`config.mk`:
```
export PLATFORM = sky130hd
export DESIGN_NAME = Dmac_Top
export DESIGN_NICKNAME = Dmac_Top
export VERILOG_FILES = /design/flow/design.v
export SDC_FILE = /design/flow/constraint.sdc
export NUM_CORES = 4
export LEC_CHECK = 0
export CAP_MARGIN = 20
export CORE_MARGIN = 2
export CORE_UTILIZATION = 40
export PLACE_DENSITY = 0.6
export SLEW_MARGIN = 20
```
`constraint.sdc`:
```
create_clock -name core_clock -period 10.0 [get_ports {clk}]
set_input_delay 2.0000 -clock core_clock [delete_from_list [all_inputs] [get_ports {clk}]]
set_output_delay 2.0000 -clock core_clock [all_outputs]
set_load 0.01 [all_outputs]
```
`design.v`:
```
module Fifo_Datapath (
    input  logic        clk,
    input  logic        rst,
    input  logic        wc_en,       
    input  logic        rc_en,       
    input  logic [31:0] Data_in,
    output logic [31:0] Data_out,
    output logic        full,
    output logic        fifo_empty
);
    logic [3:0] w_addr;
    logic [3:0] r_addr;
    logic [31:0] Memory [15:0];
    logic [4:0] count;  
    always_ff @(posedge clk or posedge rst) begin
        if (rst)
            w_addr <= 0;
        else if (wc_en && !full)
            w_addr <= w_addr + 1;
    end
    always_ff @(posedge clk or posedge rst) begin
        if (rst) 
            r_addr <= 0;
        else if (rc_en && !fifo_empty)
            r_addr <= r_addr + 1;
    end
    always_ff @(posedge clk) begin
        if (wc_en && !full)
            Memory[w_addr] <= Data_in;
    end
    always_comb begin
        Data_out = (rst || fifo_empty)? 0: Memory[r_addr];
    end
    always_ff @(posedge clk or posedge rst) begin
        if (rst)
            count <= 0;
        else begin
            case ({wc_en && !full, rc_en && !fifo_empty})
                2'b10: count <= count + 1;  
                2'b01: count <= count - 1;  
                default: count <= count;    
            endcase
        end
    end
    assign full       = (count == 15);
    assign fifo_empty = (count == 0);
endmodule
module channel_ctrl(
    input  logic       clk,
    input  logic       rst,
    input  logic       channel_en,
    input  logic       readyIn,
    input  logic       fifo_full,
    input  logic       fifo_empty,
    input  logic       bsz,
    input  logic       tslb,
    input  logic       tsz,
    input  logic [1:0] M_HResp,
    output logic       irq,
    output logic [1:0] HTrans,
    output logic       write,
    output logic       b_sel, d_sel, t_sel, s_sel, h_sel,
    output logic       d_en, s_en, ts_en, burst_en, count_en, sz_en,
    output logic       rd_en, wr_en,
    output logic       trigger
);
    typedef enum logic [2:0] {
        DISABLED      = 3'b000,
        ENABLED       = 3'b001,
        READ_WAIT     = 3'b010,
        HOLD_READ     = 3'b011,
        WRITE_WAIT    = 3'b100,
        HOLD_WRITE    = 3'b101
    } state_t;
    localparam IDLE     = 2'b00;
    localparam BUSY     = 2'b01;
    localparam NON_SEQ  = 2'b10;
    localparam SEQ      = 2'b11;
    state_t current_state, next_state;
    always_ff @(posedge clk or posedge rst) begin
        if (rst)
            current_state <= DISABLED;
        else
            current_state <= next_state;
    end
    always_comb begin
        case (current_state)
            DISABLED: begin
                next_state = (channel_en) ? ENABLED : DISABLED;
            end
            ENABLED: begin
                next_state = tsz ? DISABLED : READ_WAIT;
            end
            READ_WAIT: begin
                if (!readyIn)
                    next_state = READ_WAIT;
                else if (!channel_en && readyIn) 
                    next_state = HOLD_READ;
                else if (channel_en && readyIn && !bsz && !M_HResp)
                    next_state = READ_WAIT;
                else if (channel_en && readyIn && bsz && (M_HResp == 0))
                    next_state = WRITE_WAIT;
                else
                    next_state = READ_WAIT;
            end
            HOLD_READ: begin
                if (channel_en && bsz) begin
                    next_state = WRITE_WAIT;
                end else if (channel_en && !bsz) begin
                    next_state = READ_WAIT;
                end else begin
                    next_state = HOLD_READ;
                end
            end
            WRITE_WAIT: begin
                if (!readyIn)
                    next_state = WRITE_WAIT;
                else if (channel_en && tsz && bsz)
                    next_state = DISABLED;
                else if (!channel_en && readyIn)
                    next_state = HOLD_WRITE; 
                else if (channel_en && readyIn && !bsz && (M_HResp == 0))
                    next_state = WRITE_WAIT; 
                else if (channel_en && readyIn && bsz && (M_HResp == 0))
                    next_state = READ_WAIT;
                else
                    next_state = WRITE_WAIT;
            end
            HOLD_WRITE: begin
                if (channel_en && !bsz) begin
                    next_state = WRITE_WAIT;
                end else if (channel_en && bsz) begin
                    if (tsz)
                        next_state = DISABLED;
                    else 
                        next_state = READ_WAIT;
                end else begin
                    next_state = HOLD_WRITE;
                end
            end
            default: next_state = current_state;
        endcase
    end
    always_comb begin
        irq       = 0;
        b_sel     = 0;
        d_sel     = 0;
        t_sel     = 0;
        s_sel     = 0;
        h_sel     = 0;
        d_en      = 0;
        s_en      = 0;
        ts_en     = 0;
        burst_en  = 0;
        count_en  = 0;
        sz_en     = 0;
        rd_en     = 0;
        wr_en     = 0;
        trigger   = 0;
        write     = 0;
        HTrans    = IDLE;
        case (current_state)
            DISABLED: begin
                if (channel_en) begin
                    t_sel     = 1;
                    d_sel     = 1;
                    s_sel     = 1;
                    burst_en  = 1;
                    s_en      = 1;
                    d_en      = 1;
                    sz_en     = 1;
                    ts_en     = 1;
                    HTrans    = IDLE;
                end
            end
            ENABLED: begin
                if (tsz) begin
                    irq = 1;
                end else if (channel_en) begin
                    write = 0;
                    count_en  = 1;
                    s_en = 1;
                    HTrans    = NON_SEQ;
                end
            end
            READ_WAIT: begin
                if (!readyIn && bsz) begin
                    write     = 0;
                    HTrans    = BUSY;
                    h_sel = 1;
                end else if (!readyIn && !bsz) begin
                    write = 0;
                    HTrans = BUSY;
                end else if (!channel_en && readyIn) begin
                    wr_en = 1;
                    HTrans = IDLE;
                end else if (channel_en && readyIn && (M_HResp == 0) && !bsz)  begin
                    write     = 0;
                    wr_en     = 1;
                    count_en  = 1;
                    s_en      = 1;
                    HTrans    = SEQ;
                end else if (channel_en && bsz && (M_HResp == 0) && readyIn)  begin
                    wr_en = 1;
                    ts_en = 1;
                    count_en = 1;
                    write    = 1;
                    h_sel    = 1;
                    d_en     = 1;
                    HTrans    = NON_SEQ;
                end
            end
            HOLD_READ: begin
                if (channel_en && !bsz) begin
                    count_en = 1;
                    s_en     = 1;
                    HTrans   = SEQ;
                end else if (channel_en && bsz) begin
                    ts_en = 1;
                    write = 1;
                    h_sel = 1;
                    d_en = 1;
                    count_en = 1;
                    HTrans = NON_SEQ;
                end else
                    HTrans = IDLE;
            end
            WRITE_WAIT: begin
                if (!readyIn && bsz) begin
                    write     = 1;
                    HTrans    = BUSY;
                    h_sel = 0;
                    trigger = 1;
                end else if (!readyIn && !bsz) begin
                    h_sel = 1;
                    trigger = 1;
                    HTrans = BUSY;
                    write = 1;
                end else if (!channel_en && readyIn) begin
                    rd_en = 1;
                    trigger = 1;
                    HTrans = IDLE;
                end else if (channel_en && tsz && bsz) begin
                    irq = 1;
                    rd_en = 1;
                    trigger = 1;
                    HTrans = IDLE;
                end else if (channel_en && readyIn && (M_HResp == 0) && !bsz) begin
                    h_sel = 1;
                    write = 1;
                    trigger = 1;
                    rd_en = 1;
                    d_en      =  1;
                    count_en  = 1;
                    HTrans    = SEQ;
                end
                else if (channel_en && readyIn && (M_HResp == 0) && !tslb && bsz) begin
                    h_sel = 0;
                    write = 0;
                    count_en  = 1;
                    s_en = 1;
                    trigger = 1;
                    rd_en = 1;
                    HTrans    = NON_SEQ;
                end else if (channel_en && readyIn && (M_HResp == 0) && tslb && bsz) begin
                    burst_en = 1;
                    b_sel = 1;
                    write = 0;
                    count_en  = 1;
                    s_en = 1;
                    h_sel = 0;
                    trigger = 1;
                    rd_en = 1;
                    HTrans    = NON_SEQ;
                end
            end
            HOLD_WRITE: begin
                if (channel_en && !bsz) begin
                    h_sel = 1;
                    write = 1;
                    d_en = 1;
                    count_en = 1;
                    HTrans = SEQ;
                end else if (channel_en && bsz) begin
                    if (tsz) begin
                        irq = 1;
                        HTrans = IDLE;
                    end else if (tslb) begin
                        burst_en = 1;
                        b_sel   = 1;
                        count_en = 1;
                        s_en = 1;
                        HTrans = NON_SEQ;
                    end else if (!tslb) begin
                        count_en = 1;
                        s_en = 1;
                        HTrans = NON_SEQ;
                    end
            end
        end
        endcase
    end
endmodule
module Dmac_Channel_Datapath (
    input  logic        clk,
    input  logic        rst,
    input  logic        s_sel,
    input  logic        d_sel,
    input  logic        b_sel,
    input  logic        t_sel,
    input  logic        s_en,
    input  logic        d_en,
    input  logic        ts_en,
    input  logic        sz_en,
    input  logic        burst_en,
    input  logic        count_en,
    input  logic        h_sel,
    input  logic        wr_en,
    input  logic        rd_en,
    input  logic        trigger,
    input  logic [31:0] S_Address,
    input  logic [31:0] D_Address,
    input  logic [31:0] T_Size,
    input  logic [31:0] B_Size,
    input  logic [31:0] R_Data,
    input  logic [1:0]  HSize,
    output logic        bs0,
    output logic        tslb,
    output logic        ts0,
    output logic        fifo_full,
    output logic        fifo_empty,
    output logic [31:0] MAddress,
    output logic [31:0] MWData,
    output logic [3:0]  MWStrb
);
    logic [31:0] Src_Addr, Dst_Addr, Transfer_Size, Burst_Size;
    logic [31:0] Incr_Src_Addr;
    logic [31:0] Incr_Dst_Addr;
    logic [31:0] Dec_Transfer_Size;
    always_comb begin
        Incr_Src_Addr      = Src_Addr + 32'd4;
        Incr_Dst_Addr      = Dst_Addr + 32'd4;
        Dec_Transfer_Size  = Transfer_Size - Burst_Size;
    end
    always_ff @(posedge clk or posedge rst) begin
        if (rst) begin
            Src_Addr <= 32'b0;
        end
        else if (s_en)
            Src_Addr <= s_sel ? S_Address : Incr_Src_Addr;
    end
    always_ff @(posedge clk or posedge rst) begin
        if (rst) begin
            Dst_Addr <= 32'b0;
        end
        else if (d_en)
            Dst_Addr <= d_sel ? D_Address : Incr_Dst_Addr;
    end
    always_ff @(posedge clk or posedge rst) begin
        if (rst) begin
            Transfer_Size <= 32'b0;
        end
        else if (ts_en)
            Transfer_Size <= t_sel ? T_Size : Dec_Transfer_Size;
    end
    always_ff @(posedge clk or posedge rst) begin
        if (rst) begin
            Burst_Size <= 32'b0;
        end
        else if (burst_en)
            Burst_Size <= (B_Size == 0)? 1: (b_sel ? 1 : B_Size);
    end
    assign tslb = (Transfer_Size < B_Size);
    logic [31:0] Decrement_Counter;
    logic [31:0] Decremented_Value;
    always_comb begin
        Decremented_Value = Decrement_Counter - 1;
    end
    always_ff @(posedge clk or posedge rst) begin
        if (rst)
            Decrement_Counter <= 32'b0;
        else if (count_en)
            Decrement_Counter <= (Decrement_Counter == 0) ? ((tslb) ? 0: Burst_Size-1)  : Decremented_Value;
    end
    assign MAddress = h_sel ? (Dst_Addr) : (Src_Addr);
    logic [31:0] fifo_out;
    Fifo_Datapath fifo_inst (
        .clk        (clk),
        .rst        (rst),
        .wc_en      (wr_en),
        .rc_en      (rd_en),
        .Data_in    (R_Data),
        .Data_out   (fifo_out),
        .full       (fifo_full),
        .fifo_empty (fifo_empty)
    );
    logic [1:0] HSize_Reg;
    always_ff @(posedge clk or posedge rst) begin
        if (rst) begin
            HSize_Reg <= 0;
        end
        else if (sz_en) begin
            HSize_Reg <= HSize;
        end
    end
    always_comb begin
        if (trigger) begin
            MWData = fifo_out;  
            case (HSize)
                2'b00: begin   
                    case (Src_Addr[1:0])
                        2'b00: MWStrb = 4'b0001;
                        2'b01: MWStrb = 4'b0010;
                        2'b10: MWStrb = 4'b0100;
                        2'b11: MWStrb = 4'b1000;
                        default: MWStrb = 4'b0000;
                    endcase
                end
                2'b01: begin   
                    case (Src_Addr[1:0])
                        2'b00: MWStrb = 4'b0011;  
                        2'b10: MWStrb = 4'b1100;
                        default: MWStrb = 4'b0000;
                    endcase
                end
                2'b10: MWStrb = 4'b1111;   
                default: MWStrb = 4'b0000;
            endcase
        end else begin
            MWData  = 32'b0;
            MWStrb  = 4'b0000;
        end
    end
    assign bs0 = (Decrement_Counter == 0);
    assign ts0 = (Transfer_Size == 0);
endmodule
module Dmac_Channel (
    input  logic        clk,
    input  logic        rst,
    input  logic        channel_en,
    input  logic        readyIn,
    input  logic [1:0]  M_HResp,
    input  logic [31:0] S_Address,
    input  logic [31:0] D_Address,
    input  logic [31:0] T_Size,
    input  logic [31:0] B_Size,
    input  logic [31:0] R_Data,
    input  logic [1:0]  HSize,
    output logic        irq,
    output logic        write,
    output logic [1:0]  HTrans,
    output logic [31:0] MAddress,
    output logic [31:0] MWData,
    output logic  [3:0] MWStrb
);
    logic s_sel, d_sel, b_sel, t_sel;
    logic s_en, d_en, ts_en, burst_en, count_en, sz_en;
    logic h_sel, rd_en, wr_en;
    logic fifo_full, fifo_empty;
    logic trigger;
    logic bs0, tslb, ts0;
    Dmac_Channel_Datapath datapath_inst (
        .clk         (clk),
        .rst         (rst),
        .s_sel       (s_sel),
        .d_sel       (d_sel),
        .b_sel       (b_sel),
        .t_sel       (t_sel),
        .s_en        (s_en),
        .d_en        (d_en),
        .ts_en       (ts_en),
        .sz_en       (sz_en),
        .burst_en    (burst_en),
        .count_en    (count_en),
        .h_sel       (h_sel),
        .wr_en       (wr_en),
        .rd_en       (rd_en),
        .trigger     (trigger),
        .S_Address   (S_Address),
        .D_Address   (D_Address),
        .T_Size      (T_Size),
        .B_Size      (B_Size),
        .R_Data      (R_Data),
        .HSize       (HSize),
        .bs0         (bs0),
        .tslb        (tslb),
        .ts0         (ts0),
        .fifo_full   (fifo_full),
        .fifo_empty  (fifo_empty),
        .MAddress    (MAddress),
        .MWData      (MWData),
        .MWStrb      (MWStrb)
    );
    channel_ctrl controller_inst (
        .clk         (clk),
        .rst         (rst),
        .channel_en  (channel_en),
        .readyIn     (readyIn),
        .fifo_full   (fifo_full),
        .fifo_empty  (fifo_empty),
        .bsz         (bs0),
        .tslb        (tslb),
        .tsz         (ts0),
        .M_HResp     (M_HResp),
        .irq         (irq),
        .HTrans      (HTrans),
        .write       (write),
        .b_sel       (b_sel),
        .d_sel       (d_sel),
        .t_sel       (t_sel),
        .s_sel       (s_sel),
        .h_sel       (h_sel),
        .d_en        (d_en),
        .s_en        (s_en),
        .ts_en       (ts_en),
        .sz_en       (sz_en),
        .burst_en    (burst_en),
        .count_en    (count_en),
        .rd_en       (rd_en),
        .wr_en       (wr_en),
        .trigger     (trigger)
    );
endmodule
module Dmac_Main_Ctrl(
    input  logic clk,
    input  logic rst,
    input  logic [1:0] DmacReq,
    input  logic con_new_sel,
    input  logic irq,
    input  logic Bus_Grant,
    input  logic C_config,
    output logic con_sel,
    output logic Bus_Req,
    output logic HReadyOut,
    output logic [1:0] S_HResp,
    output logic Interrupt,
    output logic con_en,
    output logic Channel_en_1, Channel_en_2,
    output logic hold,
    output logic [1:0] ReqAck
);
    typedef enum logic [1:0] {
        IDLE     = 2'b00,
        MSB_REQ  = 2'b01,
        LSB_REQ  = 2'b10,
        WAIT     = 2'b11
    } state_t;
    state_t current_state, next_state;
    always_ff @(posedge clk or posedge rst) begin
        if (rst)
            current_state <= IDLE;
        else
            current_state <= next_state;
    end
    always_comb begin
        hold         = 0;
        Bus_Req      = 0;
        Interrupt    = 0;
        con_en       = 0;
        con_sel      = 0;
        HReadyOut    = 0;
        ReqAck       = 2'b00;
        S_HResp      = 2'b00;
        next_state   = current_state;   
        case (current_state)
            IDLE: begin
                if (DmacReq[1] == 1'b1) begin
                    hold     = 1;
                    Bus_Req  = 1;
                    next_state = MSB_REQ;
                end else if (DmacReq == 2'b01) begin
                    hold     = 1;
                    Bus_Req  = 1;
                    next_state = LSB_REQ;
                end
            end
            MSB_REQ: begin
                if (!irq && ({C_config, Bus_Grant} == 2'b11)) begin
                    con_en       = 0;
                    con_sel      = 0;
                    ReqAck       = 2'b10;
                    next_state   = WAIT;
                end else if (irq && ({C_config, Bus_Grant} == 2'b11)) begin
                    Interrupt  = 1;
                    con_sel = 1;
                    next_state = IDLE;
                end else
                    Bus_Req = 1;
            end
            LSB_REQ: begin
                if (!irq && ({C_config, Bus_Grant} == 2'b11)) begin
                    con_en       = 1;
                    con_sel      = 1;
                    ReqAck       = 2'b01;
                    next_state   = WAIT;
                end else if (irq && ({C_config, Bus_Grant} == 2'b11)) begin
                    Interrupt  = 1;
                    con_sel = 1;
                    next_state = IDLE;
                end else
                    Bus_Req = 1;
            end
            WAIT: begin
                if (({Bus_Grant, con_new_sel} == 2'b00)) begin
                    next_state = MSB_REQ;
                    Bus_Req    = 1;
                end else if (({Bus_Grant, con_new_sel} == 2'b01)) begin
                    next_state = LSB_REQ;
                    Bus_Req    = 1;
                    con_sel    = 1;
                end else
                 if (!irq && !con_new_sel) begin
                    con_sel    = 0;
                    con_en     = 1;
                    next_state = WAIT;
                end else if (!irq && con_new_sel) begin
                    con_sel    = 1;
                    con_en     = 1;
                    next_state = WAIT;
                end else if (irq && ({Bus_Grant, con_new_sel} == 2'b10)) begin
                    Interrupt  = 1;
                    con_sel = con_new_sel;
                    next_state = IDLE;
                end else if (irq && ({Bus_Grant, con_new_sel} == 2'b11)) begin
                    Interrupt  = 1;
                    con_sel = con_new_sel;
                    next_state = IDLE;
                end
            end
        endcase
    end
    always_comb begin
        Channel_en_1 = 0;
        Channel_en_2 = 0;
        case (current_state)
            MSB_REQ: Channel_en_1 = C_config && Bus_Grant;
            LSB_REQ: Channel_en_2 = C_config && Bus_Grant;
            WAIT: begin
                Channel_en_1 = Bus_Grant && !con_new_sel;
                Channel_en_2 = Bus_Grant && con_new_sel;
            end
            default: ;
        endcase
    end
endmodule
module Dmac_Main_Datapath(
    input logic clk,
    input logic rst,
    input logic write,
    input logic HSel,
    input logic [1:0] STrans,  
    input logic channel_en_1,
    input logic channel_en_2,
    input logic [31:0] HWData,
    input logic [31:0] HAddr,
    input logic [31:0] MRData,
    input logic HReady,
    input logic [1:0] M_HResp,
    input logic con_en,
    input logic con_sel,
    output logic C_config,
    output logic irq,
    output logic con_new_sel,
    output logic [31:0] MAddress,
    output logic [31:0] MWData,
    output logic [3:0] MBurst_Size,
    output logic MWrite,
    output logic [3:0] MWStrb,
    output logic [1:0] MTrans
);
logic dmac_selected;
logic [3:0] decoded_address;
logic [31:0] Size_Reg, SAddr_Reg, DAddr_Reg, Ctrl_Reg;
logic [31:0] latched_address;
logic latched_write, latched_sel;
logic [1:0] latched_STrans;
assign  dmac_selected = latched_write && latched_STrans[1] && latched_sel;
assign decoded_address = latched_address[5:2];
assign C_config = Ctrl_Reg[16];
always_ff @( posedge clk ) begin
    if (rst) begin
        latched_address <= 32'b0;
        latched_write <= 0;
        latched_STrans <= 2'b0;
        latched_sel <= 0;
    end else begin
        latched_address <= HAddr;
        latched_STrans <= STrans;
        latched_sel <= HSel;
        latched_write <= write;
    end
end
always_ff @(posedge clk or posedge rst) begin
    if (rst) begin
        Size_Reg <= 32'b0;
        SAddr_Reg <= 32'b0;
        DAddr_Reg <= 32'b0;
        Ctrl_Reg <= 32'b0;
    end
    else if (irq)
        Ctrl_Reg <= 32'b0;
    else if (dmac_selected) begin
        case (decoded_address)
            4'b0000: Size_Reg <=  HWData;
            4'b0001: SAddr_Reg <= HWData;
            4'b0010: DAddr_Reg <= HWData;
            4'b0011: Ctrl_Reg <=  HWData;
            default: ;
        endcase
    end
end
logic irq_1;
logic write_1;
logic [1:0]  MTrans_1;
logic [31:0] MAddress_1;
logic [31:0] MWData_1;
logic [3:0] MWStrb_1;
Dmac_Channel channel_1 (
    .clk(clk),
    .rst(rst),
    .channel_en(channel_en_1),
    .readyIn(HReady),
    .M_HResp(M_HResp),
    .S_Address(SAddr_Reg),
    .D_Address(DAddr_Reg),
    .T_Size(Size_Reg),
    .B_Size({{28{1'b0}}, {Ctrl_Reg[3:0]}}),
    .R_Data(MRData),
    .HSize(Ctrl_Reg[5:4]),
    .irq(irq_1),
    .write(write_1),
    .HTrans(MTrans_1),
    .MAddress(MAddress_1),
    .MWData(MWData_1),
    .MWStrb(MWStrb_1)
);
logic irq_2;
logic write_2;
logic [1:0]  MTrans_2;
logic [31:0] MAddress_2;
logic [31:0] MWData_2;
logic [3:0] MWStrb_2;
Dmac_Channel channel_2 (
    .clk(clk),
    .rst(rst),
    .channel_en(channel_en_2),
    .readyIn(HReady),
    .M_HResp(M_HResp),
    .S_Address(SAddr_Reg),
    .D_Address(DAddr_Reg),
    .T_Size(Size_Reg),
    .B_Size({{28{1'b0}}, {Ctrl_Reg[3:0]}}) ,
    .R_Data(MRData),
    .HSize(Ctrl_Reg[5:4]),
    .irq(irq_2),
    .write(write_2),
    .HTrans(MTrans_2),
    .MAddress(MAddress_2),
    .MWData(MWData_2),
    .MWStrb(MWStrb_2)
);
assign MAddress = con_sel? MAddress_2 : MAddress_1;
assign MWData = con_sel? MWData_2 : MWData_1;
assign MTrans = con_sel? MTrans_2 : MTrans_1;
assign MBurst_Size = Ctrl_Reg[3:0];
assign MWrite = con_sel? write_2 : write_1;
assign irq = irq_1 || irq_2; 
assign MWStrb = con_sel? MWStrb_2 : MWStrb_1;
always_ff @(posedge clk or posedge rst) begin
    if (rst) begin
        con_new_sel <= 0;
    end
    else if (con_en) begin
        con_new_sel <= con_sel;
    end
end
endmodule
module Dmac_Top (
    input  logic        clk,
    input  logic        rst,
    input  logic        write,
    input  logic        HSel,
    input  logic [1:0]  STrans,
    input  logic [31:0] HWData,
    input  logic [31:0] HAddr,
    input  logic [31:0] MRData,
    input  logic        HReady,
    input  logic [1:0]  M_HResp,
    output logic HReadyOut,
    output logic [1:0] S_HResp,
    input  logic [1:0]  DmacReq,      
    input  logic        Bus_Grant,   
    output logic [31:0] MAddress,
    output logic [31:0] MWData,
    output logic [3:0]  MBurst_Size,
    output logic        MWrite,
    output logic [1:0]  MTrans,
    output logic [3:0]  MWStrb,
    output logic        Bus_Req,
    output logic        Interrupt,
    output logic [1:0]  ReqAck
);
    logic con_sel, con_en, irq, con_new_sel, C_config;
    logic hold;
    logic channel_en_1, channel_en_2;
    Dmac_Main_Datapath datapath_inst (
        .clk            (clk),
        .rst            (rst),
        .write          (write),
        .HSel           (HSel),
        .STrans         (STrans),
        .channel_en_1   (channel_en_1),
        .channel_en_2   (channel_en_2),
        .HWData         (HWData),
        .HAddr          (HAddr),
        .MRData         (MRData),
        .HReady         (HReady),
        .M_HResp          (M_HResp),
        .con_en         (con_en),
        .con_sel        (con_sel),
        .C_config       (C_config),
        .irq            (irq),
        .con_new_sel    (con_new_sel),
        .MAddress       (MAddress),
        .MWData         (MWData),
        .MBurst_Size    (MBurst_Size),
        .MWrite         (MWrite),
        .MTrans         (MTrans),
        .MWStrb         (MWStrb)
    );
    Dmac_Main_Ctrl controller_inst (
        .clk            (clk),
        .rst            (rst),
        .DmacReq        (DmacReq),
        .con_new_sel    (con_new_sel),
        .irq            (irq),
        .Bus_Grant      (Bus_Grant),
        .C_config       (C_config),
        .con_sel        (con_sel),
        .HReadyOut      (HReadyOut),
        .S_HResp          (S_HResp),
        .Bus_Req        (Bus_Req),
        .Interrupt      (Interrupt),
        .con_en         (con_en),
        .Channel_en_1   (channel_en_1),
        .Channel_en_2   (channel_en_2),
        .hold           (hold),
        .ReqAck         (ReqAck)
    );
endmodule
```
`run.sh`:
```
#!/bin/bash
# the make line also repeats each setting of config.mk as NAME=value (left out here)
make -C /OpenROAD-flow-scripts/flow DESIGN_CONFIG=/design/flow/config.mk WORK_HOME=/design/flow/orfs CLKGATE_MAP_FILE= finish
```
==> notes.md, run 1 <==
Power
* 6.53 mW — power consumed by sequential cells
* 25.04 nW — leak pwr
* sequential cells — group drawing the most power
* 0.444 mW — combinational gate power
* 3.5% — logic gate share of total power
* 21.47% — Net Sw Frac
* 5.70 mW — power consumed by the clock network
* 9.949 mW — internal power summed over all cells
* 176.1 nW/um^2 — ratio of total power to cell area
* 2.720 mW — switching pwr
* 188.0 uV — VDD IR-drop max
* 51.5% — fraction of power consumed by sequential logic
* 45.0% — clock network fraction of total power

CTS
* 4 — H-tree depth
* 0 — number of instances resized during post-cts repair
* 0.79 ns — Clock Latency Late Sink
* 0.06 ns — clock transition at the registers of the reported paths
* 0 — number of hold-repair buffers added at the cts stage
* 0 — Post-CTS Setup Repair Bufs
* 1441 — number of sinks on the clock net
* built — TritonCTS clock tree
* 156 — TritonCTS buffer count
* 3 — clk buf depth
* sky130_fd_sc_hd__clkbuf_16 — clock tree root buffer cell

Logic synthesis
* 8.602% — AND-OR/OR-AND share of the synthesized area
* 4300 — number of standard cells reported by yosys
* 0.9642% — FA/HA/MAJ Cells, Area Fraction
* 4300 — cell count after synthesis
* 1441 — register bit total from synthesis
* sky130_fd_sc_hd__edfxtp_1, sky130_fd_sc_hd__dfrtp_1, sky130_fd_sc_hd__o21ai_0 — top post-synthesis cells by count
* sky130_fd_sc_hd__edfxtp_1 — largest area contributor in the synthesized netlist
* 1024 — number of enable-type register cells in the synthesized netlist
* 48.96% — Dominant cell area share
* 90 — Synth cell types
* 14.61 um^2 — synthesized area divided by synthesized cell count
* 5 — Yosys warning total
* sky130_fd_sc_hd__edfxtp_1 — Synth top cell by count
* sky130_fd_sc_hd__edfxtp_1, sky130_fd_sc_hd__dfrtp_1, sky130_fd_sc_hd__mux4_2, sky130_fd_sc_hd__mux2i_1, sky130_fd_sc_hd__o21ai_0 — largest cells by area after synthesis
* 28.45% — share of flip-flops with an asynchronous set or reset after synthesis
* 62810 um^2 — cell area after synthesis
* sky130_fd_sc_hd__edfxtp_1 — ys flop type
* multiplexers — largest family of logic cells by area
* 65.53% — sequential element share of the synthesized area
* 1.924% — post-synthesis xor/xnor area fraction
* 62810 um^2 — post-synthesis chip area from yosys
* 13.63% — multiplexer area fraction after synthesis
* 7.188% — Post-Synth Simple-Gate Area

STA
* 0.1180 GHz — highest attainable clock frequency
* 0 — pins over their slew limit
* 0 — endpoints failing hold
* 1.529 ns — worst setup slack after layout
* 0 ns — post-route setup TNS
* 84.71% — post-layout period usage of the worst path
* 8.471 ns — post-route minimum period
* 0.4757 ns — Post-Route Hold Slack
* 24.95% — normalized max-slew margin
* 1.126 ns — pin slew with the least headroom to its limit
* 0.05214 ns — worst setup skew after layout
* false — setup repair after global routing missed its margin
* 0 — count of final setup violators

Drt
* 0 — Inserted Diodes
* 0 — Antenna Violating Nets Remaining
* 162900 um — final routed wirelength across all metal layers
* 24.55 um — drt wl/cell
* 5.702 — vias per std cell
* 37847 — vias post-DR
* 0 — DRC violations left
* 6 — first-pass iteration count of the detailed router
* 3624 — first-iteration detailed-routing DRC count

Setup path
* in -> out — classification of the worst setup path
* HReady — worst setup path startpoint
* 10 — Worst path depth
* MAddress[24] — critical path endpoint
* 6.47 ns — arrival time reported for the critical path endpoint
* 8.00 ns — required time of the critical path
* 17 — worst reg-to-reg path cell count
* 4.68 ns — setup slack, reg-to-reg
* 3 — number of buffer and inverter stages on the critical path
* buffers and inverters — largest delay contributor family on the critical path
* clkdlybuf4s50_1 > nor3b_1 > o211ai_1 > a21boi_0 > a211oi_1 > a31oi_4 > buf_4 > mux2i_1 > mux2i_1 > clkdlybuf4s50_1 — cell chain of the critical path
* sky130_fd_sc_hd__clkdlybuf4s50_1 — slowest stage cell on the critical path
* 23 — maximum fanout along the worst path
* 1.04 ns — delay of the slowest cell on the worst path
* primary output — Setup crit end kind
* input port — CP Launch Type

Worst hold path
* reg -> reg — type of the worst min-delay path
* 2 — cell count of the worst hold path

Floorplan
* 190 — Ports
* 156000 um^2 — core region area
* 400.3 um — Die Y
* 400.3 um — die boundary width
* 160200 um^2 — area of the die
* 40.25% — floorplan utilization
* 145 — number of placement rows

Global route
* 169 — largest net degree at the start of global routing
* 37247 — number of global-route vias before repair
* 244500 um — first-pass GRT wire length
* 20.14% — overall global routing resource usage
* 9 — initial antenna violation count
* 0 — GRT Residual Overflow

Flow run
* 0 — number of maximum-capacitance violations
* 66 — number of logged tool warnings

Place
* 157 — count of buffers inserted at the top-level ports
* 0.8495 — RD Place Congestion
* 6350 — placed insts
* 97490 um — HPWL after DPL
* 1.548 ns — worst setup slack after placement

Final layout
* 6637 — non-filler cells in the finished layout
* 4605 — Final nets
* 14.58% — signed area change from the synthesized netlist to the final layout

Run status
* complete, no violations — run status

## routing by layer
layer / share of wire (%) / vias up / track usage [%]
li1: - / 16989 / -
met1: 45 / 19477 / 28.67
met2: 48 / 1140 / 32.54
met3: 5.8 / 237 / 3.078
met4: 2.0 / 4 / 4.778
met5: 0.014 / - / 0
## area by class of cell
type                    instances  area (um^2)
repair buffers                248         2335
clock buffers                 209         4255
inverters                      68        262.8
flip-flops and latches       1441        41170
well taps                    2058         2575
fillers                     13588        84060
multi-input cells            2536        20530
clock inverters                77        834.6
## through the flow
stage | power, mW | util [%] | instance area [um^2]
after detailed placement | 7.098 | 42.86 | 66880
final | 12.67 | 46.12 | 71960
after CTS | 12.78 | 46.12 | 71970
after global routing | 13.06 | 46.12 | 71960
after floorplan | 6.898 | - | 62820
after global placement | 7.087 | 42.83 | 66830
==> run 2, diff against run 1 <==
CAP_MARGIN = 15   (was 20)
CORE_UTILIZATION = 70   (was 40)
SETUP_SLACK_MARGIN = 0.6   (was default)
clock period = 4.77 ns   (was 10.0 ns; I/O delays follow)
==> notes.md, run 2 <==
Run status
* complete, but fails checks — run status
* negative setup slack — layout violations

Logic synthesis
* 90 — Synth cell types, unchanged
* 65.53% — sequential element share of the synthesized area, unchanged
* 28.45% — share of flip-flops with an asynchronous set or reset after synthesis, unchanged
* 4300 — number of standard cells reported by yosys, unchanged
* 14.61 um^2 — synthesized area divided by synthesized cell count, unchanged
* 7.188% — Post-Synth Simple-Gate Area, unchanged
* multiplexers — largest family of logic cells by area
* 1441 — register bit total from synthesis, unchanged
* 48.96% — Dominant cell area share, unchanged
* 8.602% — AND-OR/OR-AND share of the synthesized area, unchanged
* 1.924% — post-synthesis xor/xnor area fraction, unchanged
* 1024 — number of enable-type register cells in the synthesized netlist, unchanged
* 0.9642% — FA/HA/MAJ Cells, Area Fraction, unchanged
* 62810 um^2 — cell area after synthesis, unchanged
* sky130_fd_sc_hd__edfxtp_1 — Synth top cell by count
* 5 — Yosys warning total, unchanged
* 62810 um^2 — post-synthesis chip area from yosys, unchanged
* sky130_fd_sc_hd__edfxtp_1 — ys flop type
* sky130_fd_sc_hd__edfxtp_1, sky130_fd_sc_hd__dfrtp_1, sky130_fd_sc_hd__o21ai_0 — top post-synthesis cells by count
* sky130_fd_sc_hd__edfxtp_1 — largest area contributor in the synthesized netlist
* 13.63% — multiplexer area fraction after synthesis, unchanged
* 4300 — cell count after synthesis, unchanged
* sky130_fd_sc_hd__edfxtp_1, sky130_fd_sc_hd__dfrtp_1, sky130_fd_sc_hd__mux4_2, sky130_fd_sc_hd__mux2i_1, sky130_fd_sc_hd__o21ai_0 — largest cells by area after synthesis

Power
* 22.18% — Net Sw Frac, +0.71 points
* 43.7% — clock network fraction of total power, -1.3 points
* 521.9 uV — VDD IR-drop max, +180%
* 356.7 nW/um^2 — ratio of total power to cell area, +100%
* sequential cells — group drawing the most power
* 1.09 mW — combinational gate power, +150%
* 26.35 nW — leak pwr, +5.2%
* 5.817 mW — switching pwr, +110%
* 20.41 mW — internal power summed over all cells, +110%
* 11.5 mW — power consumed by the clock network, +100%
* 52.1% — fraction of power consumed by sequential logic, +0.6 points
* 13.7 mW — power consumed by sequential cells, +110%
* 4.1% — logic gate share of total power, +0.6 points

Flow run
* 0 — number of maximum-capacitance violations, unchanged
* 70 — number of logged tool warnings, +6.1%

Floorplan
* 190 — Ports, unchanged
* 92130 um^2 — area of the die, -42%
* 303.5 um — Die Y, -24%
* 88650 um^2 — core region area, -43%
* 303.5 um — die boundary width, -24%
* 109 — number of placement rows, -25%
* 70.85% — floorplan utilization, +31 points

Setup path
* 3.92 ns — arrival time reported for the critical path endpoint, -2.55 ns
* MWData[24] — critical path endpoint
* sky130_fd_sc_hd__or4_4 — slowest stage cell on the critical path
* 23 — worst reg-to-reg path cell count, +6
* 10 — Worst path depth, unchanged
* 10 — maximum fanout along the worst path, -57%
* reg -> out — classification of the worst setup path
* simple AND/OR/NAND/NOR gates — largest delay contributor family on the critical path
* or4_4 > nor4_4 > nand4_1 > o22ai_4 > a41oi_4 > buf_12 > buf_16 > a211oi_2 > a31o_2 > buf_6 — cell chain of the critical path
* 0.59 ns — delay of the slowest cell on the worst path, -0.45 ns
* register — CP Launch Type
* 3 — number of buffer and inverter stages on the critical path, unchanged
* 3.82 ns — required time of the critical path, -4.18 ns
* primary output — Setup crit end kind
* 0.30 ns — setup slack, reg-to-reg, -4.38 ns

Global route
* 138 — largest net degree at the start of global routing, -18%
* met2 — Most Used Layer, Global Route
* 66.81% — met2 usage, +34 points
* 51.40% — GR Util met1, +23 points
* 0 — GRT Residual Overflow, unchanged
* 273100 um — first-pass GRT wire length, +12%
* 6 — initial antenna violation count, -3
* 41.11% — overall global routing resource usage, +21 points
* 41860 — number of global-route vias before repair, +12%
* 9.045% — global routing usage on met3, +6.0 points

STA
* 102.2% — post-layout period usage of the worst path, +18 points
* 23.75% — normalized max-slew margin, -1.2 points
* -0.1073 ns — worst setup slack after layout, -1.636 ns
* 1.140 ns — pin slew with the least headroom to its limit, +0.01440 ns
* 0 — pins over their slew limit, unchanged
* 0.02497 ns — worst setup skew after layout, -0.02717 ns
* -0.4858 ns — post-route setup TNS, -0.4858 ns
* true — setup repair after global routing missed its margin
* 0 — endpoints failing hold, unchanged
* 12 — count of final setup violators, +12
* 4.877 ns — post-route minimum period
* 0.2050 GHz — highest attainable clock frequency

Drt
* 7 — first-pass iteration count of the detailed router, +1
* 191600 um — final routed wirelength across all metal layers, +18%
* 32.41 um — drt wl/cell, +32%
* 42520 — vias post-DR, +12%
* 6438 — first-iteration detailed-routing DRC count, +78%
* 7.193 — vias per std cell, +26%
* 0 — DRC violations left, unchanged
* 0 — Antenna Violating Nets Remaining, unchanged

Place
* 0.9130 — RD Place Congestion, +7.5%
* 101100 um — HPWL after DPL, +3.7%
* 5559 — placed insts, -12%
* 157 — count of buffers inserted at the top-level ports, unchanged
* 66940 um^2 — area post-placement, +0.10%

CTS
* 0.78 ns — Clock Latency Late Sink, about the same
* sky130_fd_sc_hd__clkbuf_16 — clock tree root buffer cell
* 3 — clk buf depth, unchanged
* 1441 — number of sinks on the clock net, unchanged
* 0 — number of hold-repair buffers added at the cts stage, unchanged
* built — TritonCTS clock tree
* 0.06 ns — clock transition at the registers of the reported paths, about the same
* 4 — H-tree depth, unchanged
* 145 — TritonCTS buffer count, -7.1%

Final layout
* 5911 — non-filler cells in the finished layout, -11%
* 73530 um^2 — final instance area, +2.2%
* 82.94% — final core area utilization, +37 points
* 4320 — fillers, -68%
* 4783 — Final nets, +3.9%
* 17.07% — signed area change from the synthesized netlist to the final layout

Worst hold path
* 1 — cell count of the worst hold path, -1
* reg -> reg — type of the worst min-delay path

-- run 2: through the flow --
| step | hold slack [ns] | power (mW) | setup slack, ns |
|---|---|---|---|
| floorplan | 0.4455 | 14.46 | -1.890 |
| global placement | 0.4637 | 14.89 | -0.2314 |
| detailed placement | 0.4668 | 14.92 | -0.2795 |
| CTS | 0.4798 | 26.09 | -0.02477 |
| global route | 0.5003 | 26.70 | -0.1439 |
| finish | 0.4800 | 26.23 | -0.1073 |
-- run 2: what timing repair did --
action	CTS	global route
cloned	4	11
setup endpoints to repair	74	183
pin swaps	29	30
resized	442	150
setup buffers	37	36
-- run 2: routing by layer --
| layer | routed length (um) | vias to the layer above |
|---|---|---|
| li1 | - | 17340 |
| met1 | 63340 | 21016 |
| met2 | 93630 | 3328 |
| met3 | 21390 | 832 |
| met4 | 13230 | 4 |
| met5 | 20 | - |
-- run 2: area by class of cell --
class | instances | area [um^2] | area share [%]
Tap cell | 1165 | 1458 | 1.982
Clock buffer | 192 | 3960 | 5.386
Multi-Input combinational cell | 2538 | 21470 | 29.20
Inverter | 68 | 261.5 | 0.3556
Sequential cell | 1441 | 41170 | 56.00
Clock inverter | 67 | 671.9 | 0.9138
Antenna cell | 5 | 12.51 | 0.01702
Timing Repair Buffer | 435 | 4523 | 6.152
==> run 3, diff against run 2 <==
ABC_AREA = 1   (was default)
CAP_MARGIN = 20   (was 15)
CORE_UTILIZATION = 72   (was 70)
CTS_CLUSTER_DIAMETER = 397   (was default)
CTS_CLUSTER_SIZE = 10   (was default)
HOLD_SLACK_MARGIN = 0.3   (was default)
PLACE_DENSITY = 0.4   (was 0.6)
SETUP_SLACK_MARGIN = 0.95   (was 0.6)
TNS_END_PERCENT = 10   (was default)
clock period = 4.84 ns   (was 4.77 ns; I/O delays follow)
==> notes.md, run 3 <==
Logic synthesis
* sky130_fd_sc_hd__nand2_1 — Synth top cell by count
* 10.12% — AND-OR/OR-AND share of the synthesized area, +1.5 points
* sky130_fd_sc_hd__nand2_1, sky130_fd_sc_hd__edfxtp_1, sky130_fd_sc_hd__nor2_1 — top post-synthesis cells by count
* 45.06% — Dominant cell area share, -3.9 points
* 9.366 um^2 — synthesized area divided by synthesized cell count, -36%
* 5 — Yosys warning total, unchanged
* 1024 — number of enable-type register cells in the synthesized netlist, unchanged
* 7286 — cell count after synthesis, +69%
* 0.8874% — FA/HA/MAJ Cells, Area Fraction, -0.077 points
* 7286 — number of standard cells reported by yosys, +69%
* sky130_fd_sc_hd__edfxtp_1 — largest area contributor in the synthesized netlist
* 60.31% — sequential element share of the synthesized area, -5.2 points
* 1.617% — post-synthesis xor/xnor area fraction, -0.31 points
* sky130_fd_sc_hd__edfxtp_1 — ys flop type
* 0.04400% — multiplexer area fraction after synthesis, -14 points
* 59 — Synth cell types, -34%
* simple AND/OR/NAND/NOR gates — largest family of logic cells by area
* 21.95% — Post-Synth Simple-Gate Area, +15 points
* 68240 um^2 — post-synthesis chip area from yosys, +8.7%
* 68240 um^2 — cell area after synthesis, +8.7%
* sky130_fd_sc_hd__edfxtp_1, sky130_fd_sc_hd__dfrtp_1, sky130_fd_sc_hd__nand2_1, sky130_fd_sc_hd__o21ai_0, sky130_fd_sc_hd__nor2_1 — largest cells by area after synthesis
* 28.45% — share of flip-flops with an asynchronous set or reset after synthesis, unchanged
* 1441 — register bit total from synthesis, unchanged

Final layout
* 7666 — Final nets, +60%
* 8861 — non-filler cells in the finished layout, +50%
* 84.10% — final core area utilization, +1.2 points
* 15.37% — signed area change from the synthesized netlist to the final layout

Flow run
* 78 — number of logged tool warnings, +11%
* 0 — number of maximum-capacitance violations, unchanged

STA
* 0 — pins over their slew limit, unchanged
* 94.84% — post-layout period usage of the worst path, -7.4 points
* 1.374 ns — pin slew with the least headroom to its limit, +0.2335 ns
* 0.09958 ns — worst setup skew after layout, +0.07462 ns
* 8.130% — normalized max-slew margin, -16 points
* 4.590 ns — post-route minimum period
* 0 — endpoints failing hold, unchanged
* 0.2179 GHz — highest attainable clock frequency
* true — setup repair after global routing missed its margin
* 0 — count of final setup violators, -12

Setup path
* AND-OR/OR-AND gates — largest delay contributor family on the critical path
* register — CP Launch Type
* 3.62 ns — arrival time reported for the critical path endpoint, -0.30 ns
* primary output — Setup crit end kind
* buf_12 > inv_16 > buf_16 > o21ai_0 > o221ai_2 > o311ai_2 > a21oi_1 > nand2_1 > nand2_4 > buf_6 — cell chain of the critical path
* 31 — maximum fanout along the worst path, +21
* 0.87 ns — setup slack, reg-to-reg, +0.57 ns
* 4 — number of buffer and inverter stages on the critical path, +1
* 23 — worst reg-to-reg path cell count, unchanged
* sky130_fd_sc_hd__dfrtp_4 — slowest stage cell on the critical path
* 3.87 ns — required time of the critical path, +0.05 ns
* MWData[22] — critical path endpoint
* reg -> out — classification of the worst setup path
* 0.53 ns — delay of the slowest cell on the worst path, -0.06 ns
* 10 — Worst path depth, unchanged

Power
* 15.7 mW — power consumed by sequential cells, +10%
* 48.1% — fraction of power consumed by sequential logic, -4.0 points
* 10.20 mW — switching pwr, +75%
* 11.7 mW — power consumed by the clock network, about the same
* sequential cells — group drawing the most power
* 22.41 mW — internal power summed over all cells, +9.8%
* 429.9 uV — VDD IR-drop max, -18%
* 414.2 nW/um^2 — ratio of total power to cell area, +16%
* 16.0% — logic gate share of total power, +12 points
* 31.27% — Net Sw Frac, +9.1 points
* 5.21 mW — combinational gate power, +380%
* 31.67 nW — leak pwr, +20%
* 35.9% — clock network fraction of total power, -7.8 points

Global route
* 354000 um — first-pass GRT wire length, +30%
* 58716 — number of global-route vias before repair, +40%
* 13 — initial antenna violation count, +7
* 147 — largest net degree at the start of global routing, +6.5%
* 48.26% — overall global routing resource usage, +7.1 points
* 0 — GRT Residual Overflow, unchanged

Worst hold path
* datapath_inst.DAddr_Reg[30] — origin of the worst min-delay path
* datapath_inst.DAddr_Reg[30] — hold path endpoint
* 2 — cell count of the worst hold path, +1
* reg -> reg — type of the worst min-delay path

Floorplan
* 93610 um^2 — core region area, +5.6%
* 311.9 um — Die Y, +2.7%
* 112 — number of placement rows, +2.8%
* 190 — Ports, unchanged
* 97260 um^2 — area of the die, +5.6%
* 311.9 um — die boundary width, +2.7%
* 72.90% — floorplan utilization, +2.1 points

CTS
* sky130_fd_sc_hd__clkbuf_16 — clock tree root buffer cell
* 0.87 ns — Clock Latency Late Sink, +0.09 ns
* 4 — H-tree depth, unchanged
* 3 — clk buf depth, unchanged
* 1441 — number of sinks on the clock net, unchanged
* built — TritonCTS clock tree
* 0.06 ns — clock transition at the registers of the reported paths, about the same
* 0 — number of hold-repair buffers added at the cts stage, unchanged
* 162 — TritonCTS buffer count, +12%

Drt
* 6.991 — vias per std cell, -2.8%
* 61949 — vias post-DR, +46%
* 12629 — first-iteration detailed-routing DRC count, +96%
* 13 — first-pass iteration count of the detailed router, +6
* 0 — Antenna Violating Nets Remaining, unchanged
* 249800 um — final routed wirelength across all metal layers, +30%
* 28.19 um — drt wl/cell, -13%
* 0 — DRC violations left, unchanged

Place
* 157 — count of buffers inserted at the top-level ports, unchanged
* 0.9817 — RD Place Congestion, +7.5%
* 127500 um — HPWL after DPL, +26%
* 8482 — placed insts, +53%

Run status
* complete, no violations — run status

-- run 3: routing by layer --
layer | vias to the layer above | share of wire [%] | track usage, %
met5 | - | 0.014 | 0.5435
met4 | 4 | 10 | 35.17
met3 | 1911 | 16 | 14.23
met2 | 6501 | 44 | 73.97
met1 | 28286 | 30 | 58.52
li1 | 25247 | - | -
-- run 3: layout make-up --
| cell class | count | area (um^2) |
|---|---|---|
| well taps | 1254 | 1569 |
| clock buffers | 232 | 4359 |
| clock inverters | 14 | 311.5 |
| diodes | 13 | 32.53 |
| multi-input cells | 5013 | 24770 |
| inverters | 451 | 1747 |
| fillers | 4853 | 14880 |
| flip-flops and latches | 1441 | 41170 |
| repair buffers | 440 | 4743 |
| repair inverters | 3 | 26.28 |
-- run 3: per-stage QoR --
stage                     setup slack [ns]  hold WS [ns]  power, mW  setup TNS [ns]  cell area (um^2)
after floorplan                     -4.226        0.4419      18.68         -893.67             68350
after global placement             0.07906        0.4559      20.31               0             71870
after detailed placement           0.01455        0.4589      20.52               0             71870
after CTS                           0.5192        0.4727      31.73               0             78070
after global routing                0.3014        0.4951      33.58               0             78720
final                               0.2499        0.4714      32.61               0             78730
-- run 3: what timing repair did --
action	CTS	global route
gates cloned	15	10
setup endpoints to repair	76	77
pin swaps	38	73
gates resized	351	206
buffers inserted	64	30
==> run 4, diff against run 3 <==
CTS_CLUSTER_DIAMETER = 400   (was 397)
CTS_CLUSTER_SIZE = 94   (was 10)
HOLD_SLACK_MARGIN = default   (was 0.3)
PLACE_DENSITY = 0.43   (was 0.4)
SETUP_SLACK_MARGIN = default   (was 0.95)
TNS_END_PERCENT = default   (was 10)
clock period = 2.62 ns   (was 4.84 ns; I/O delays follow)
==> notes.md, run 4 <==
Logic synthesis
* 1024 — number of enable-type register cells in the synthesized netlist, unchanged
* 5 — Yosys warning total, unchanged
* sky130_fd_sc_hd__nand2_1, sky130_fd_sc_hd__edfxtp_1, sky130_fd_sc_hd__nor2_1 — top post-synthesis cells by count
* 10.12% — AND-OR/OR-AND share of the synthesized area, unchanged
* 0.04400% — multiplexer area fraction after synthesis, unchanged
* 7286 — cell count after synthesis, unchanged
* 28.45% — share of flip-flops with an asynchronous set or reset after synthesis, unchanged
* 1.617% — post-synthesis xor/xnor area fraction, unchanged
* 9.366 um^2 — synthesized area divided by synthesized cell count, unchanged
* 68240 um^2 — cell area after synthesis, unchanged
* 0.8874% — FA/HA/MAJ Cells, Area Fraction, unchanged
* 21.95% — Post-Synth Simple-Gate Area, unchanged
* 68240 um^2 — post-synthesis chip area from yosys, unchanged
* sky130_fd_sc_hd__nand2_1 — Synth top cell by count
* 7286 — number of standard cells reported by yosys, unchanged
* sky130_fd_sc_hd__edfxtp_1 — largest area contributor in the synthesized netlist
* 60.31% — sequential element share of the synthesized area, unchanged
* simple AND/OR/NAND/NOR gates — largest family of logic cells by area
* 1441 — register bit total from synthesis, unchanged
* 45.06% — Dominant cell area share, unchanged
* 59 — Synth cell types, unchanged
* sky130_fd_sc_hd__edfxtp_1 — ys flop type
* sky130_fd_sc_hd__edfxtp_1, sky130_fd_sc_hd__dfrtp_1, sky130_fd_sc_hd__nand2_1, sky130_fd_sc_hd__o21ai_0, sky130_fd_sc_hd__nor2_1 — largest cells by area after synthesis

Place
* 155500 um — HPWL after DPL, +22%
* 77800 um^2 — area post-placement, +8.3%
* 1.041 — RD Place Congestion, +6.1%
* 157 — count of buffers inserted at the top-level ports, unchanged
* 9105 — placed insts, +7.3%

Run status
* 5_1_grt — terminating stage of the flow
* aborted with a tool error — run status

Floorplan
* 190 — Ports, unchanged
* 93610 um^2 — core region area, unchanged
* 311.9 um — Die Y, unchanged
* 97260 um^2 — area of the die, unchanged
* 311.9 um — die boundary width, unchanged
* 112 — number of placement rows, unchanged
* 72.90% — floorplan utilization, unchanged

CTS
* 3 — clk buf depth, unchanged
* sky130_fd_sc_hd__clkbuf_16 — clock tree root buffer cell
* 19 — TritonCTS buffer count, -88%
* 1 — H-tree depth, -3
* 1441 — number of sinks on the clock net, unchanged

run 4: timing repair:
action                     CTS
gates cloned                27
setup endpoints to repair  656
hold endpoints to repair     0
resized                    625
setup buffers               63
pin swaps                  129
hold buffers                 0
run 4: stage by stage:
| stage | TNS [ns] | setup WS (ns) |
|---|---|---|
| 3_5_place_dp | -796.13 | -1.094 |
| 3_3_place_gp | -654.27 | -1.022 |
| 4_1_cts | -78.27 | -1.094 |
| 2_1_floorplan | -1664.55 | -5.558 |
==> run 5, diff against run 4 <==
ABC_AREA = default   (was 1)
CAP_MARGIN = 15   (was 20)
CORE_ASPECT_RATIO = 0.71   (was default)
CTS_CLUSTER_DIAMETER = 28   (was 400)
CTS_CLUSTER_SIZE = 58   (was 94)
PLACE_DENSITY = 0.63   (was 0.43)
SETUP_SLACK_MARGIN = 0.41   (was default)
clock period = 4.77 ns   (was 2.62 ns; I/O delays follow)
==> notes.md, run 5 <==
Flow run
* 0 — number of maximum-capacitance violations
* 72 — number of logged tool warnings

CTS
* built — TritonCTS clock tree
* sky130_fd_sc_hd__clkbuf_16 — clock tree root buffer cell
* 0.06 ns — clock transition at the registers of the reported paths
* 3 — clk buf depth, unchanged
* 194 — TritonCTS buffer count, +175
* 0.84 ns — Clock Latency Late Sink
* 0 — number of hold-repair buffers added at the cts stage, unchanged
* 1441 — number of sinks on the clock net, unchanged
* 4 — H-tree depth, +3

Floorplan
* 190 — Ports, unchanged
* 72.48% — floorplan utilization, -0.41 points
* 354.5 um — die boundary width, +14%
* 252.9 um — Die Y, -19%
* 86650 um^2 — core region area, -7.4%
* 91 — number of placement rows, -19%
* 89640 um^2 — area of the die, -7.8%

STA
* 0.4974 ns — Post-Route Hold Slack
* 25 — count of final setup violators
* -0.1035 ns — worst setup slack after layout
* 21.63% — normalized max-slew margin
* true — setup repair after global routing missed its margin
* 1.172 ns — pin slew with the least headroom to its limit
* 0.2052 GHz — highest attainable clock frequency
* 0 — pins over their slew limit
* 0.04792 ns — worst setup skew after layout
* 0 — endpoints failing hold
* 4.874 ns — post-route minimum period
* 102.2% — post-layout period usage of the worst path

Logic synthesis
* multiplexers — largest family of logic cells by area
* 62810 um^2 — post-synthesis chip area from yosys, -8.0%
* sky130_fd_sc_hd__edfxtp_1 — Synth top cell by count
* sky130_fd_sc_hd__edfxtp_1 — ys flop type
* 4300 — number of standard cells reported by yosys, -41%
* sky130_fd_sc_hd__edfxtp_1, sky130_fd_sc_hd__dfrtp_1, sky130_fd_sc_hd__o21ai_0 — top post-synthesis cells by count
* 62810 um^2 — cell area after synthesis, -8.0%
* 1024 — number of enable-type register cells in the synthesized netlist, unchanged
* 4300 — cell count after synthesis, -41%
* 8.602% — AND-OR/OR-AND share of the synthesized area, -1.5 points
* 14.61 um^2 — synthesized area divided by synthesized cell count, +56%
* 13.63% — multiplexer area fraction after synthesis, +14 points
* 90 — Synth cell types, +53%
* 48.96% — Dominant cell area share, +3.9 points
* sky130_fd_sc_hd__edfxtp_1, sky130_fd_sc_hd__dfrtp_1, sky130_fd_sc_hd__mux4_2, sky130_fd_sc_hd__mux2i_1, sky130_fd_sc_hd__o21ai_0 — largest cells by area after synthesis
* 5 — Yosys warning total, unchanged
* 28.45% — share of flip-flops with an asynchronous set or reset after synthesis, unchanged
* 0.9642% — FA/HA/MAJ Cells, Area Fraction, +0.077 points
* sky130_fd_sc_hd__edfxtp_1 — largest area contributor in the synthesized netlist
* 7.188% — Post-Synth Simple-Gate Area, -15 points
* 65.53% — sequential element share of the synthesized area, +5.2 points
* 1441 — register bit total from synthesis, unchanged
* 1.924% — post-synthesis xor/xnor area fraction, +0.31 points

Global route
* 310100 um — first-pass GRT wire length
* 17.42% — global routing usage on met3
* 0 — GRT Residual Overflow
* 138 — largest net degree at the start of global routing
* 48.44% — overall global routing resource usage
* met2 — Most Used Layer, Global Route
* 63.53% — GR Util met1
* 71.50% — met2 usage
* 45488 — number of global-route vias before repair
* 8 — initial antenna violation count

Power
* 13.7 mW — power consumed by sequential cells
* 15.6 mW — power consumed by the clock network
* 425.2 uV — VDD IR-drop max
* 27.61 nW — leak pwr
* 1.14 mW — combinational gate power
* 23.63% — Net Sw Frac
* 30.44 mW — Tot Pwr
* clock — group drawing the most power
* 3.7% — logic gate share of total power
* 45.0% — fraction of power consumed by sequential logic
* 23.25 mW — internal power summed over all cells
* 399.7 nW/um^2 — ratio of total power to cell area
* 7.194 mW — switching pwr
* 51.3% — clock network fraction of total power

Drt
* 10 — first-pass iteration count of the detailed router
* 0 — DRC violations left
* 35.93 um — drt wl/cell
* 8743 — first-iteration detailed-routing DRC count
* 7.629 — vias per std cell
* 45958 — vias post-DR
* 0 — Antenna Violating Nets Remaining
* 216500 um — final routed wirelength across all metal layers

Setup path
* 12 — Worst path depth
* 5 — number of buffer and inverter stages on the critical path
* 3.92 ns — arrival time reported for the critical path endpoint
* sky130_fd_sc_hd__dfrtp_1 — slowest stage cell on the critical path
* nor4_4 > and4_4 > buf_4 > a41oi_2 > o22ai_4 > a41oi_4 > buf_12 > buf_12 > buf_16 > a211oi_4 > a31o_2 > buf_6 — cell chain of the critical path
* AND-OR/OR-AND gates — largest delay contributor family on the critical path
* 0.51 ns — delay of the slowest cell on the worst path
* register — CP Launch Type
* MWData[18] — critical path endpoint
* 8 — maximum fanout along the worst path
* 18 — worst reg-to-reg path cell count
* primary output — Setup crit end kind
* 3.82 ns — required time of the critical path
* reg -> out — classification of the worst setup path
* 0.49 ns — setup slack, reg-to-reg
* sky130_fd_sc_hd__buf_12 — cell repeated most along the worst path

Final layout
* 21.27% — signed area change from the synthesized netlist to the final layout
* 87.90% — final core area utilization
* 4840 — Final nets

Run status
* complete, but fails checks — run status
* negative setup slack — layout violations

Worst hold path
* 1 — cell count of the worst hold path
* reg -> reg — type of the worst min-delay path

Place
* 104400 um — HPWL after DPL, -33%
* 157 — count of buffers inserted at the top-level ports, unchanged
* 0.9533 — RD Place Congestion, -8.4%

[run 5: through the flow]
| stage | area (um^2) | TNS, ns | instances | setup WS (ns) |
|---|---|---|---|---|
| after floorplan | 62820 | -770.75 | 4302 | -1.890 |
| after global placement | 67230 | -0.4436 | 5563 | -0.06847 |
| after detailed placement | 67230 | -0.9618 | 5563 | -0.1695 |
| after CTS | 75850 | -0.01048 | 6000 | -0.007832 |
| after global routing | 76150 | -5.835 | 6019 | -0.1890 |
| final | 76160 | -1.045 | 6024 | -0.1035 |
[run 5: what timing repair did]
item                                    4_1_cts  5_1_grt
gates cloned                                 17        1
buffers inserted                             53       17
gates resized                               508       50
pin swaps                                    38       28
endpoints found under the hold margin         0        0
endpoints found under the setup margin       74       73
[run 5: per-layer routing]
metal,part of all wire (%),vias to the layer above
met4,7.1,16
met2,44,4895
met5,0.046,-
met1,33,22255
met3,16,1284
li1,-,17508
[run 5: layout make-up]
cell class	count	area (um^2)
Antenna cell	5	12.51
Clock buffer	221	5101
Clock inverter	146	1772
Fill cell	3334	10480
Inverter	68	262.8
Multi-Input combinational cell	2536	21440
Sequential cell	1441	41180
Tap cell	1162	1454
Timing Repair Buffer	445	4941
==> run 6, diff against run 5 <==
CAP_MARGIN = 20   (was 15)
CELL_PAD_IN_SITES_DETAIL_PLACEMENT = 2   (was default)
CELL_PAD_IN_SITES_GLOBAL_PLACEMENT = 1   (was default)
CORE_ASPECT_RATIO = 0.97   (was 0.71)
CORE_MARGIN = 3   (was 2)
CORE_UTILIZATION = 18   (was 72)
CTS_CLUSTER_DIAMETER = 203   (was 28)
CTS_CLUSTER_SIZE = default   (was 58)
GPL_TIMING_DRIVEN = 0   (was default)
MIN_ROUTING_LAYER = met2   (was default)
PLACE_DENSITY = 0.77   (was 0.63)
SETUP_SLACK_MARGIN = 0.69   (was 0.41)
TNS_END_PERCENT = 5   (was default)
clock period = 10.7 ns   (was 4.77 ns; I/O delays follow)
==> notes.md, run 6 <==
STA
* false — setup repair after global routing missed its margin
* 0 — pins over their slew limit, unchanged
* 9.513 ns — post-route minimum period
* 88.91% — post-layout period usage of the worst path, -13 points
* 0 — endpoints failing hold, unchanged
* 0 ns — post-route setup TNS, +1.045 ns
* 13.04% — normalized max-slew margin, -8.6 points
* 0.1051 GHz — highest attainable clock frequency
* 0 — count of final setup violators, -100%
* 0.1149 ns — worst setup skew after layout, +0.06698 ns
* 1.304 ns — pin slew with the least headroom to its limit, +0.1324 ns

Logic synthesis
* sky130_fd_sc_hd__edfxtp_1, sky130_fd_sc_hd__dfrtp_1, sky130_fd_sc_hd__mux4_2, sky130_fd_sc_hd__mux2i_1, sky130_fd_sc_hd__o21ai_0 — largest cells by area after synthesis
* 1024 — number of enable-type register cells in the synthesized netlist, unchanged
* multiplexers — largest family of logic cells by area
* 4300 — number of standard cells reported by yosys, unchanged
* 8.602% — AND-OR/OR-AND share of the synthesized area, unchanged
* 13.63% — multiplexer area fraction after synthesis, unchanged
* 7.188% — Post-Synth Simple-Gate Area, unchanged
* 1.924% — post-synthesis xor/xnor area fraction, unchanged
* 62810 um^2 — post-synthesis chip area from yosys, unchanged
* 1441 — register bit total from synthesis, unchanged
* sky130_fd_sc_hd__edfxtp_1 — ys flop type
* 62810 um^2 — cell area after synthesis, unchanged
* 28.45% — share of flip-flops with an asynchronous set or reset after synthesis, unchanged
* sky130_fd_sc_hd__edfxtp_1 — largest area contributor in the synthesized netlist
* 4300 — cell count after synthesis, unchanged
* 90 — Synth cell types, unchanged
* 0.9642% — FA/HA/MAJ Cells, Area Fraction, unchanged
* sky130_fd_sc_hd__edfxtp_1 — Synth top cell by count
* 48.96% — Dominant cell area share, unchanged
* 14.61 um^2 — synthesized area divided by synthesized cell count, unchanged
* 5 — Yosys warning total, unchanged
* 65.53% — sequential element share of the synthesized area, unchanged
* sky130_fd_sc_hd__edfxtp_1, sky130_fd_sc_hd__dfrtp_1, sky130_fd_sc_hd__o21ai_0 — top post-synthesis cells by count

Floorplan
* 212 — number of placement rows, +130%
* 605.8 um — die boundary width, +71%
* 345600 um^2 — core region area, +300%
* 18.17% — floorplan utilization, -54 points
* 190 — Ports, unchanged
* 587.8 um — Die Y, +130%
* 356000 um^2 — area of the die, +300%

CTS
* 0 — number of hold-repair buffers added at the cts stage, unchanged
* 0 — Post-CTS Setup Repair Bufs, -100%
* 160 — TritonCTS buffer count, -18%
* 0.91 ns — Clock Latency Late Sink, +0.07 ns
* sky130_fd_sc_hd__clkbuf_16 — clock tree root buffer cell
* 0 — number of instances resized during post-cts repair, -100%
* 1441 — number of sinks on the clock net, unchanged
* 0.06 ns — clock transition at the registers of the reported paths, about the same
* 4 — H-tree depth, unchanged
* 4 — clk buf depth, +1
* built — TritonCTS clock tree

Setup path
* 5 — number of buffer and inverter stages on the critical path, unchanged
* in -> out — classification of the worst setup path
* MWData[23] — critical path endpoint
* primary output — Setup crit end kind
* 8.56 ns — required time of the critical path, +4.74 ns
* 7.37 ns — arrival time reported for the critical path endpoint, +3.45 ns
* 12 — Worst path depth, unchanged
* 16 — worst reg-to-reg path cell count, -2
* 5.49 ns — setup slack, reg-to-reg, +5.00 ns
* sky130_fd_sc_hd__clkdlybuf4s50_1 — slowest stage cell on the critical path
* buffers and inverters — largest delay contributor family on the critical path
* 14 — maximum fanout along the worst path, +6
* input port — CP Launch Type
* HReady — worst setup path startpoint
* 0.93 ns — delay of the slowest cell on the worst path, +0.42 ns
* clkdlybuf4s50_1 > clkbuf_1 > a21oi_1 > a211oi_1 > a31oi_1 > o22ai_2 > a41oi_1 > buf_2 > buf_2 > a211oi_1 > a31o_2 > clkdlybuf4s50_1 — cell chain of the critical path

Final layout
* 21.82% — signed area change from the synthesized netlist to the final layout
* 4837 — Final nets, -0.062%
* 22.14% — final core area utilization, -66 points

Power
* 4.2% — logic gate share of total power, +0.5 points
* 25.58 nW — leak pwr, -7.4%
* 135.6 uV — VDD IR-drop max, -68%
* sequential cells — group drawing the most power
* 0.519 mW — combinational gate power, -54%
* 23.76% — Net Sw Frac, +0.12 points
* 9.353 mW — internal power summed over all cells, -60%
* 5.65 mW — power consumed by the clock network, -64%
* 2.914 mW — switching pwr, -59%
* 6.10 mW — power consumed by sequential cells, -55%
* 49.7% — fraction of power consumed by sequential logic, +4.7 points
* 12.27 mW — Tot Pwr, -60%
* 46.1% — clock network fraction of total power, -5.2 points
* 160.3 nW/um^2 — ratio of total power to cell area, -60%

Global route
* 68485 — number of global-route vias before repair, +51%
* 369000 um — first-pass GRT wire length, +19%
* 0 — GRT Residual Overflow, unchanged
* 21.31% — overall global routing resource usage, -27 points
* 36 — largest net degree at the start of global routing, -74%
* 0 — initial antenna violation count, -8

Run status
* complete, no violations — run status

Flow run
* 63 — number of logged tool warnings, -13%
* 0 — number of maximum-capacitance violations, unchanged

Drt
* 97960 um — routed wire length on met3, +180%
* 19 — first-pass iteration count of the detailed router, +9
* 57215 — vias post-DR, +24%
* 0 — Antenna Violating Nets Remaining, unchanged
* 0 um — met1 layer wirelength in the final routing, -100%
* 0 — DRC violations left, unchanged
* 27.34 um — drt wl/cell, -24%
* 6.047 — vias per std cell, -21%
* 13247 — first-iteration detailed-routing DRC count, +52%
* 132300 um — routed wire length on met2, +39%
* 258700 um — final routed wirelength across all metal layers, +20%
* met5 — uppermost signal routing layer after detailed routing

Place
* 156 — count of buffers inserted at the top-level ports, -0.64%
* 179800 um — HPWL after DPL, +72%
* 0.9483 — RD Place Congestion, -0.52%

Worst hold path
* reg -> reg — type of the worst min-delay path
* 1 — cell count of the worst hold path, unchanged

run 6: cell type report:
cell class,instances,area [um^2]
fillers,37433,269100
flip-flops and latches,1441,41150
repair buffers,219,2511
clock inverters,62,594.3
inverters,68,259.0
well taps,4601,5757
clock buffers,219,4419
plain buffers,257,1124
multi-input cells,2536,20540
diodes,59,147.6
run 6: routing by layer:
metal  GRT usage (%)  up-vias
met5           6.736        -
met4           6.216       80
met3           25.35     2615
met2           26.64    18981
met1               -    18184
li1                -    17355
run 6: through the flow:
stage	hold slack, ns	cell area, um^2	setup WS [ns]	std cells
after CTS	0.4894	76440	1.493	9402
final	0.4873	76510	1.187	9462
after floorplan	0.4455	62820	2.783	4302
after global routing	0.5168	76360	1.020	9403
after detailed placement	0.4785	71430	1.485	9121
after global placement	0.4648	70130	-0.7253	9059
Power is estimated from default activity; no workload was simulated.
